==> lagoon: inputs <==
Design boom_pro, start of the top module:
module boom_pro(sw7,start,clk,led,seg,sw_input,row,seg_cat,btn6,buzzer,green,red);
Settings: LEC_CHECK=0, ABC_AREA=1, CAP_MARGIN=20, CELL_PAD_IN_SITES_GLOBAL_PLACEMENT=0, CORE_ASPECT_RATIO=0.89, CORE_MARGIN=2, CORE_UTILIZATION=72, CTS_CLUSTER_DIAMETER=28, CTS_CLUSTER_SIZE=14, GPL_TIMING_DRIVEN=1, MAX_ROUTING_LAYER=met5, MIN_ROUTING_LAYER=met1, PLACE_DENSITY_LB_ADDON=0.2, SETUP_SLACK_MARGIN=1.57, SLEW_MARGIN=0, TNS_END_PERCENT=100; clock period 6.52 ns.
run.sh (not shown) runs the stock make flow with config.mk's settings and CLKGATE_MAP_FILE=.
==> harbor (differences from lagoon) <==
Settings changed: CORE_ASPECT_RATIO 0.89 to 0.5, CTS_CLUSTER_DIAMETER 28 to default, SETUP_SLACK_MARGIN 1.57 to default, SLEW_MARGIN 0 to 40.
==> flow/constraint.sdc (replaced) <==
create_clock -name core_clock -period 6.17 [get_ports {clk}]
set_input_delay 1.2340 -clock core_clock [delete_from_list [all_inputs] [get_ports {clk}]]
set_output_delay 1.2340 -clock core_clock [all_outputs]
set_load 0.01 [all_outputs]
==> quartz (differences from lagoon) <==
Settings changed: ABC_AREA 1 to 0, CELL_PAD_IN_SITES_GLOBAL_PLACEMENT 0 to 3, CORE_ASPECT_RATIO 0.89 to 1.48, CORE_UTILIZATION 72 to 59, CTS_CLUSTER_DIAMETER 28 to 55, CTS_CLUSTER_SIZE 14 to 20, PLACE_DENSITY_LB_ADDON 0.2 to default, SETUP_SLACK_MARGIN 1.57 to default, SLEW_MARGIN 0 to 20.
==> flow/constraint.sdc (replaced) <==
create_clock -name core_clock -period 7.94 [get_ports {clk}]
set_input_delay 1.5880 -clock core_clock [delete_from_list [all_inputs] [get_ports {clk}]]
set_output_delay 1.5880 -clock core_clock [all_outputs]
set_load 0.01 [all_outputs]
==> Slide: Implementation Results <==
Run Summary

Logic synthesis
  – Mean Syn Cell Area: around 8.4 um2
  – Adder share: 0.2769
  – Post-synth seq share: 0.2082
  – Synth cell types: ~110
  – Simple share: 0.2084
  – Synth top cells by count: nand2_1, inv_1, ha_1, nor2_1, dfxtp_1

Run status
  – Last stage reached: 3_1_place_gp_skip_io
  – Status: stopped before the end
  – Log Error: [ERROR GPL-0301] Utilization 126.193 % exceeds 100%.

Die
  – Die y size: 255.9 um
(the above is from quartz)
==> Slide: Implementation Results <==
Run Summary

Run status
  – Status: stopped before the end
  – Last stage reached: 5_1_grt
  – Log Error: [ERROR GRT-0116] Global routing finished with congestion. Check the congestion regions in the DRC Viewer.

Logic synthesis
  – Simple share: 0.2713
  – Mean Syn Cell Area: 7.132 um2
  – Post-synth seq share: 0.2009
  – Synth cell types: 70
  – Cell type with the largest total area: dfxtp_1
  – Adder share: 0.2667
(the above is from lagoon)
==> Slide: Implementation Results <==
Key Metrics from the Run

Run status
  – Status: complete, but fails checks
  – Failing Checks: negative setup slack

Logic synthesis
  – Post-synth seq share: 0.2009
  – Mean Syn Cell Area: 7.132 um2
  – Adder share: 0.2667
  – Simple share: 0.2713
  – Synth cell types: 70

STA
  – Setup violations, final: 13
  – Final WS setup: -0.8960 ns
(the above is from harbor)

==> job 8493 <==
boom_pro again, from the RTL that the note above started with.
export LEC_CHECK = 0
export ABC_AREA = 1
export CAP_MARGIN = 5
export CORE_MARGIN = 2
export CORE_UTILIZATION = 72
export CTS_CLUSTER_DIAMETER = 231
export HOLD_SLACK_MARGIN = -0.09
export SETUP_SLACK_MARGIN = 0.57
export SLEW_MARGIN = 40
create_clock -name core_clock -period 6.22 [get_ports {clk}]
==> job 9743 (differences from job 8493) <==
- CAP_MARGIN: 5 -> 20
- CELL_PAD_IN_SITES_GLOBAL_PLACEMENT: unset -> 0
- CORE_ASPECT_RATIO: unset -> 0.89
- CTS_CLUSTER_DIAMETER: 231 -> 28
- CTS_CLUSTER_SIZE: unset -> 80
- GPL_TIMING_DRIVEN: unset -> 1
- HOLD_SLACK_MARGIN: -0.09 -> unset
- MAX_ROUTING_LAYER: unset -> met5
- MIN_ROUTING_LAYER: unset -> met1
- PLACE_DENSITY_LB_ADDON: unset -> 0.2
- SETUP_SLACK_MARGIN: 0.57 -> 1.57
- TNS_END_PERCENT: unset -> 100
==> flow/constraint.sdc (replaced) <==
create_clock -name core_clock -period 6.52 [get_ports {clk}]
set_input_delay 1.3040 -clock core_clock [delete_from_list [all_inputs] [get_ports {clk}]]
set_output_delay 1.3040 -clock core_clock [all_outputs]
set_load 0.01 [all_outputs]
==> job 8027 (differences from job 8493) <==
- ABC_AREA: 1 -> unset
- CAP_MARGIN: 5 -> 20
- CORE_UTILIZATION: 72 -> 64
- CTS_CLUSTER_DIAMETER: 231 -> unset
- HOLD_SLACK_MARGIN: -0.09 -> unset
- SETUP_SLACK_MARGIN: 0.57 -> unset
- SLEW_MARGIN: 40 -> 20
==> flow/constraint.sdc (replaced) <==
create_clock -name core_clock -period 9.32 [get_ports {clk}]
set_input_delay 1.8640 -clock core_clock [delete_from_list [all_inputs] [get_ports {clk}]]
set_output_delay 1.8640 -clock core_clock [all_outputs]
set_load 0.01 [all_outputs]
==> notes.org <==
#+TITLE: Implementation results

** Logic synthesis
- In this run the cell area of the synthesized design comes to about 26000 µm².

** Cells and area
- Layout clock buffer count :: 39

** Run status
- The flow ran to the end, but the layout failed its checks.
- Failing layout checks were recorded as negative setup slack.

** STA
- After layout, the worst setup slack is -0.9039 ns.
- Maximum frequency from static timing analysis :: roughly 0.14 GHz
- Total setup violations reported at the end of the flow :: 13

** Worst setup path
- Setup crit end :: music1.one_cnt[6]

** Routing
- The detailed router reports a met3 wire length of about 12000 µm.

** Global routing
- On met2, the global router reports a usage of between 70% and 80%.
-- figures above: job 8493

==> notes.org <==
#+TITLE: Implementation results

** Global routing
- Global routing used 54.05% of the available met2 tracks.
- Antenna violations before repair :: 0
- The global routing report lists met3 layer usage as ~3.5%.

** Run status
- The run finished with no timing, DRC or antenna violations.

** Cells and area
- Storage element area :: approximately 5300 µm²
- Non-clock inverters in the final layout number 269.

** Clocking
- Root buf cell :: sky130_fd_sc_hd__clkbuf_16

** Job
- Warnings raised by the tools during the run amount to between 60 and 70.

** Logic synthesis
- Synth Cell Area :: about 25000 µm²
- Most used flip-flop cell :: sky130_fd_sc_hd__dfxtp_1

** STA
- Setup repair after global routing left no endpoint under its margin.
- Total setup violations reported at the end of the flow :: 0
- In this build the clock could be raised as far as about 0.11 GHz.
-- figures above: job 8027

==> notes.org <==
* Flow results

** Run status
- Result of the run :: stopped before the end
- The first error in the log reads "[ERROR GRT-0116] Global routing finished with congestion. Check the congestion regions in the DRC Viewer".
- The flow halted during global routing.

** Logic synthesis
- Summing every instance area after synthesis gives about 26000 µm².

** Global routing
- In this run the most used layer during global routing was met2.
- Met2 Usage GRT :: approximately 98%

** Clocking
- Post-cts gate resize count :: about 270
- Post-CTS Setup Inserts :: between 60 and 70

** Place
- Cell area after placement :: 28180 µm²
-- figures above: job 9743

